==> trial 43: inputs <==
Design FP_div, start of the top module:
module FP_div(FP_A, FP_B, clk, ce, FP_Z);
   parameter         K = 32;
   parameter         P = 24;
   parameter         E = 8;
   input [K-1:0]     FP_A;
   input [K-1:0]     FP_B;
   input             clk;
   input             ce;
   output [K-1:0]    FP_Z;
   reg [K-1:0]       FP_Z;
   parameter [K-1:0] ZEROS = 1'b0;
   parameter [K-1:0] ONES = 32'hffffffff;
   parameter [E-1:0] BIAS = {1'b0, ONES[E - 2:0]};
   parameter         PBITS = P + 3;
   reg [K-1:0]       A_int;
   reg [K-1:0]       B_int;
   reg [K-1:0]       FP_Z_int;
   wire [E-1:0]      exp_A;
   wire [E-1:0]      exp_B;
   wire [P-1:0]      frac_A;
   wire [P-1:0]      frac_B;
   wire              sign_A;
   wire              sign_B;
   wire              expA_FF;
   wire              expB_FF;
   wire              expA_Z;
   wire              expB_Z;
   wire              fracA_Z;
   wire              fracB_Z;
   wire [E:0]        exp_noBIAS;
   wire [E:0]        exp_Biased;
   wire [E:0]        exp_Biased_Norm;
   wire              isNaN_A;
   wire              isNaN_B;
   wire              isInf_A;
   wire              isInf_B;
   wire              isZero_A;
   wire              isZero_B;
   wire              isNaN;
   wire              isInf;
   wire              isZero;
   wire              sign;
   wire [PBITS-1:0]  frac_div;
   wire [PBITS-1:0]  frac_div_shifted;
   wire [PBITS-2:0]  fr_sh;
   wire [P-2:0]      frac_final;
   wire              underflow;
   wire              overflow;
   wire [E-1:0]      exp_final;
   wire              sticky_bit;
   wire              div_by_zero;
   always @(posedge clk)
      begin
         if (ce == 1'b1)
         begin
            A_int <= FP_A;
            B_int <= FP_B;
  ...
make LEC_CHECK=0 CAP_MARGIN=20 CELL_PAD_IN_SITES_GLOBAL_PLACEMENT=2 CORE_MARGIN=2 CORE_UTILIZATION=40 CTS_CLUSTER_DIAMETER=400 CTS_CLUSTER_SIZE=32 SETUP_SLACK_MARGIN=0.58 SLEW_MARGIN=20 finish   # period 80.0 ns
run.sh (not shown) runs the stock make flow with config.mk's settings and CLKGATE_MAP_FILE=.
==> trial 40: changes against trial 43 <==
ABC_AREA = 1   (was not set)
CELL_PAD_IN_SITES_GLOBAL_PLACEMENT = not set   (was 2)
CORE_UTILIZATION = 58   (was 40)
CTS_CLUSTER_DIAMETER = 205   (was 400)
CTS_CLUSTER_SIZE = not set   (was 32)
SETUP_SLACK_MARGIN = -1.68   (was 0.58)
==> flow/constraint.sdc (replaced) <==
create_clock -name core_clock -period 55.5 [get_ports {clk}]
set_input_delay 11.1000 -clock core_clock [delete_from_list [all_inputs] [get_ports {clk}]]
set_output_delay 11.1000 -clock core_clock [all_outputs]
set_load 0.01 [all_outputs]
==> notes.md <==
run metrics: Synth Seq Share=5.12%, status=complete, no violations, Syn Nets=9949, max incr delay on CP=0.60 ns, dpl cells=10030, simple share=between 20% and 30%, post-route non-filler standard cell count=10051, XORs/XNORs by Area=9.01%, initial antenna violation count=1, min setup slack post-route=a little over 3 ns
[end of results for trial 40]
==> notes.md <==
run metrics: XORs/XNORs by Area=approximately 12%, status=complete, no violations, max incr delay on CP=0.73 ns, Synth Seq Share=5.67%, min setup slack post-route=10.51 ns, simple share=approximately 18%, dpl cells=8615, Syn Nets=8098
[end of results for trial 43]


==> lagoon <==
FP_div again, from the RTL that the note above started with.
## FP_div
module FP_div(FP_A, FP_B, clk, ce, FP_Z);
   parameter         K = 32;
   parameter         P = 24;
   parameter         E = 8;
   input [K-1:0]     FP_A;
   input [K-1:0]     FP_B;
   input             clk;
   input             ce;
   output [K-1:0]    FP_Z;
   reg [K-1:0]       FP_Z;
   parameter [K-1:0] ZEROS = 1'b0;
   parameter [K-1:0] ONES = 32'hffffffff;
   parameter [E-1:0] BIAS = {1'b0, ONES[E - 2:0]};
   parameter         PBITS = P + 3;
   reg [K-1:0]       A_int;
   reg [K-1:0]       B_int;
   reg [K-1:0]       FP_Z_int;
   wire [E-1:0]      exp_A;
   wire [E-1:0]      exp_B;
   wire [P-1:0]      frac_A;
   wire [P-1:0]      frac_B;
   wire              sign_A;
   wire              sign_B;
   wire              expA_FF;
   wire              expB_FF;
   wire              expA_Z;
   wire              expB_Z;
   wire              fracA_Z;
   wire              fracB_Z;
   wire [E:0]        exp_noBIAS;
   wire [E:0]        exp_Biased;
   wire [E:0]        exp_Biased_Norm;
   wire              isNaN_A;
   wire              isNaN_B;
   wire              isInf_A;
   wire              isInf_B;
  ...
clock: 68.2 ns
lec_check: 0
abc_area: 0
cap_margin: 20
core_aspect_ratio: 1.04
core_margin: 2
core_utilization: 58
cts_cluster_diameter: 42
cts_cluster_size: 61
hold_slack_margin: 0.11
max_routing_layer: met4
min_routing_layer: met1
place_density_lb_addon: 0.03
slew_margin: 35
==> maple (differences from lagoon) <==
==> flow/config.mk (replaced) <==
export PLATFORM = sky130hd
export DESIGN_NAME = FP_div
export DESIGN_NICKNAME = FP_div
export VERILOG_FILES = /design/flow/design.v
export SDC_FILE = /design/flow/constraint.sdc
export NUM_CORES = 4
export LEC_CHECK = 0
export ABC_AREA = 1
export CAP_MARGIN = 20
export CORE_MARGIN = 2
export CORE_UTILIZATION = 62
export PLACE_DENSITY = 0.6
export SLEW_MARGIN = 20
==> flow/constraint.sdc (replaced) <==
create_clock -name core_clock -period 35.8 [get_ports {clk}]
set_input_delay 7.1600 -clock core_clock [delete_from_list [all_inputs] [get_ports {clk}]]
set_output_delay 7.1600 -clock core_clock [all_outputs]
set_load 0.01 [all_outputs]
==> harbor (differences from lagoon) <==
--- a/flow/config.mk
+++ b/flow/config.mk
@@ -8,7 +8,8 @@
 export ABC_AREA = 0
 export CAP_MARGIN = 20
+export CELL_PAD_IN_SITES_GLOBAL_PLACEMENT = 0
 export CORE_ASPECT_RATIO = 1.04
-export CORE_MARGIN = 2
-export CORE_UTILIZATION = 58
+export CORE_MARGIN = 6
+export CORE_UTILIZATION = 72
 export CTS_CLUSTER_DIAMETER = 42
 export CTS_CLUSTER_SIZE = 61
@@ -16,4 +17,4 @@
 export MAX_ROUTING_LAYER = met4
 export MIN_ROUTING_LAYER = met1
-export PLACE_DENSITY_LB_ADDON = 0.03
+export PLACE_DENSITY = 0.63
 export SLEW_MARGIN = 35
==> flow/constraint.sdc (replaced) <==
create_clock -name core_clock -period 40.7 [get_ports {clk}]
set_input_delay 8.1400 -clock core_clock [delete_from_list [all_inputs] [get_ports {clk}]]
set_output_delay 8.1400 -clock core_clock [all_outputs]
set_load 0.01 [all_outputs]
==> qor summary <==
metric	lagoon	harbor	maple
Run status	complete, no violations	aborted with a tool error	aborted with a tool error
Stage where the flow stopped	-	3_5_place_dp	4_1_cts
Post-placement setup slack	1.461 ns	-	-10.66 ns
Mapped cell area	0.05087 sq mm	0.05087 sq mm	0.05635 sq mm
Total cells reported by yosys after synthesis	6906	6906	8757
Placed instance area	0.05347 sq mm	-	0.07941 sq mm
Top-count cell post-synth	sky130_fd_sc_hd__nor2_1	sky130_fd_sc_hd__nor2_1	sky130_fd_sc_hd__inv_1
Share of synthesized area occupied by flip-flops and latches	5.667%	5.667%	5.115%
GP Congestion	0.9789	1.120	1.022
Number of placed cells counting well taps	8069	-	12640
Cell variety after synth	107	107	77
Post-Synth AOI/OAI Area	25.48%	25.48%	23.27%
Post-synthesis cell count	6906	6906	8757
Number of nets at floorplan	8098	8098	9949
FP Rows	110	98	110
Post-synth area from yosys stat	0.05087 sq mm	0.05087 sq mm	0.05635 sq mm
Synthesized area per cell	7.366 sq um	7.366 sq um	6.435 sq um
Die span in x	294.4 um	272.7 um	305.5 um
Post-synthesis share of cell area spent on full adders, half adders and majority gates	28.08%	28.08%	25.35%
Vertical die dimension	306.0 um	283.1 um	305.5 um
Post-Synth XOR/XNOR Area	12.34%	12.34%	9.014%
Final HPWL DP	121100 um	-	186800 um
Simple-gate share of the synthesized area	18.34%	18.34%	23.63%
Synth mux share	5.949%	5.949%	1.119%
Placeable core region	0.08671 sq mm	0.06928 sq mm	0.09001 sq mm


==> job 4796: inputs <==
Starting RTL as in the previous note.
// FP_div
module FP_div(FP_A, FP_B, clk, ce, FP_Z);
   parameter         K = 32;
   parameter         P = 24;
   parameter         E = 8;
   input [K-1:0]     FP_A;
   input [K-1:0]     FP_B;
   input             clk;
   input             ce;
   output [K-1:0]    FP_Z;
   reg [K-1:0]       FP_Z;
   parameter [K-1:0] ZEROS = 1'b0;
   parameter [K-1:0] ONES = 32'hffffffff;
   parameter [E-1:0] BIAS = {1'b0, ONES[E - 2:0]};
   parameter         PBITS = P + 3;
   reg [K-1:0]       A_int;
   reg [K-1:0]       B_int;
   reg [K-1:0]       FP_Z_int;
   wire [E-1:0]      exp_A;
   wire [E-1:0]      exp_B;
   wire [P-1:0]      frac_A;
   wire [P-1:0]      frac_B;
   wire              sign_A;
   wire              sign_B;
   wire              expA_FF;
   wire              expB_FF;
   wire              expA_Z;
   wire              expB_Z;
   wire              fracA_Z;
   wire              fracB_Z;
   wire [E:0]        exp_noBIAS;
   wire [E:0]        exp_Biased;
   wire [E:0]        exp_Biased_Norm;
   wire              isNaN_A;
   wire              isNaN_B;
   wire              isInf_A;
   wire              isInf_B;
   wire              isZero_A;
   wire              isZero_B;
   wire              isNaN;
   wire              isInf;
   wire              isZero;
   wire              sign;
   wire [PBITS-1:0]  frac_div;
   wire [PBITS-1:0]  frac_div_shifted;
   wire [PBITS-2:0]  fr_sh;
   wire [P-2:0]      frac_final;
   wire              underflow;
   wire              overflow;
   wire [E-1:0]      exp_final;
   wire              sticky_bit;
   wire              div_by_zero;
   always @(posedge clk)
      begin
         if (ce == 1'b1)
         begin
            A_int <= FP_A;
            B_int <= FP_B;
         end
      end
   assign sign_A = A_int[K - 1];
   assign sign_B = B_int[K - 1];
   assign exp_A = A_int[K - 2:K - E - 1];
   assign exp_B = B_int[K - 2:K - E - 1];
  ...
clock: 46.7 ns
lec_check: 0
abc_area: 0
cap_margin: 20
core_aspect_ratio: 1.04
core_margin: 2
core_utilization: 58
cts_cluster_diameter: 42
cts_cluster_size: 61
hold_slack_margin: -0.09
max_routing_layer: met4
min_routing_layer: met1
place_density_lb_addon: 0.03
slew_margin: 35
tns_end_percent: 5
==> job 9795: changes against job 4796 <==
--- a/flow/config.mk
+++ b/flow/config.mk
@@ -9,8 +9,9 @@
 export CAP_MARGIN = 20
+export CELL_PAD_IN_SITES_GLOBAL_PLACEMENT = 0
 export CORE_ASPECT_RATIO = 1.04
-export CORE_MARGIN = 2
-export CORE_UTILIZATION = 58
+export CORE_MARGIN = 6
+export CORE_UTILIZATION = 72
 export CTS_CLUSTER_DIAMETER = 42
 export CTS_CLUSTER_SIZE = 61
-export HOLD_SLACK_MARGIN = -0.09
+export HOLD_SLACK_MARGIN = 0.11
 export MAX_ROUTING_LAYER = met4
@@ -18,3 +19,3 @@
 export PLACE_DENSITY_LB_ADDON = 0.03
+export SETUP_SLACK_MARGIN = 3.64
 export SLEW_MARGIN = 35
-export TNS_END_PERCENT = 5
==> flow/constraint.sdc (replaced) <==
create_clock -name core_clock -period 40.7 [get_ports {clk}]
set_input_delay 8.1400 -clock core_clock [delete_from_list [all_inputs] [get_ports {clk}]]
set_output_delay 8.1400 -clock core_clock [all_outputs]
set_load 0.01 [all_outputs]
==> job 3133: changes against job 4796 <==
==> flow/config.mk (replaced) <==
export PLATFORM = sky130hd
export DESIGN_NAME = FP_div
export DESIGN_NICKNAME = FP_div
export VERILOG_FILES = /design/flow/design.v
export SDC_FILE = /design/flow/constraint.sdc
export NUM_CORES = 4
export LEC_CHECK = 0
export ABC_AREA = 1
export CAP_MARGIN = 30
export CORE_ASPECT_RATIO = 1.01
export CORE_MARGIN = 7
export CORE_UTILIZATION = 22
export CTS_CLUSTER_DIAMETER = 257
export CTS_CLUSTER_SIZE = 61
export GPL_ROUTABILITY_DRIVEN = 0
export GPL_TIMING_DRIVEN = 1
export HOLD_SLACK_MARGIN = 0.09
export MAX_ROUTING_LAYER = met4
export MIN_ROUTING_LAYER = met1
export PLACE_DENSITY_LB_ADDON = 0.03
export SETUP_SLACK_MARGIN = -1.3
export SLEW_MARGIN = 35
==> flow/constraint.sdc (replaced) <==
create_clock -name core_clock -period 101.0 [get_ports {clk}]
set_input_delay 20.2000 -clock core_clock [delete_from_list [all_inputs] [get_ports {clk}]]
set_output_delay 20.2000 -clock core_clock [all_outputs]
set_load 0.01 [all_outputs]
==> summary of the runs <==
- Job 3133 ran to the end with no violations. Job 9795 stopped in detailed placement (3_5_place_dp), error DPL-0038. Job 4796 ran to the end with violations: negative setup slack.
- In job 3133 the register-to-register slack is higher than in job 4796, by 55 ns.
- In job 4796 the sequential share of layout area is lower than in job 3133, by 0.73 points.
- In job 3133 the clock skew is higher than in job 4796, by 0.011 ns.
- Flip-flop count is the same in job 3133 and job 4796.
- First-iteration DRC count: job 4796 is higher than job 3133 (62%).
- In job 3133 the worst setup slack is better than in job 4796, by 55 ns.
- Critical path depth: job 3133 is lower than job 4796 (49).
- In count of clock-buffer cells in the layout, job 3133 and job 4796 do not differ.
- Between job 4796 and job 3133, the lower final area is in job 3133 (gap about 18%, measured against job 3133).
- Synthesized cell count is the same in job 9795 and job 4796.
- Of job 3133 and job 4796, job 3133 has the higher wire length (gap about 20%, measured against job 4796).
==> figures <==
	job 4796	job 3133	job 9795
Path category of the worst min-delay check	register to register	register to register	-
Wire length of the first global-routing pass	322 mm	376 mm	-
Placed cell count	10,200	12,200	-
Dominant kind of cell	combinational gates	combinational gates	-
Status	complete, but fails checks	complete, no violations	did not finish
Failing step	-	-	detailed placement (3_5_place_dp)
Violated checks	negative setup slack	-	-
Pin count of the biggest net entering global routing	54	60	-
Met2 wire length	92.7 mm	128 mm	-
Post-route cell area	0.0725 mm²	0.0613 mm²	-
Via count of the first global-routing pass	61,700	57,600	-
Setup slack of the critical path after layout	-12.36 ns	42.65 ns	-
Uppermost routed layer	met4	met4	-
Core utilization before placement	58.7%	22.1%	73.4%
Via total after detailed routing	62,000	57,300	-
Root buffer cell	sky130_fd_sc_hd__clkbuf_16	sky130_fd_sc_hd__clkbuf_16	-
Flip-flop and latch share of the layout cell area	3.98%	4.70%	-
Final area over synthesized area	1.425x	1.088x	-
Clock slew at reported path FFs	0.11 ns	0.12 ns	-
CP peak stage delay	0.43 ns	0.97 ns	-
Post-cts gate resize count	103	0	-
Launch point of the critical path	A_int[0]	B_int[2]	-
HPWL reported at the end of detailed placement	160 mm	206 mm	-
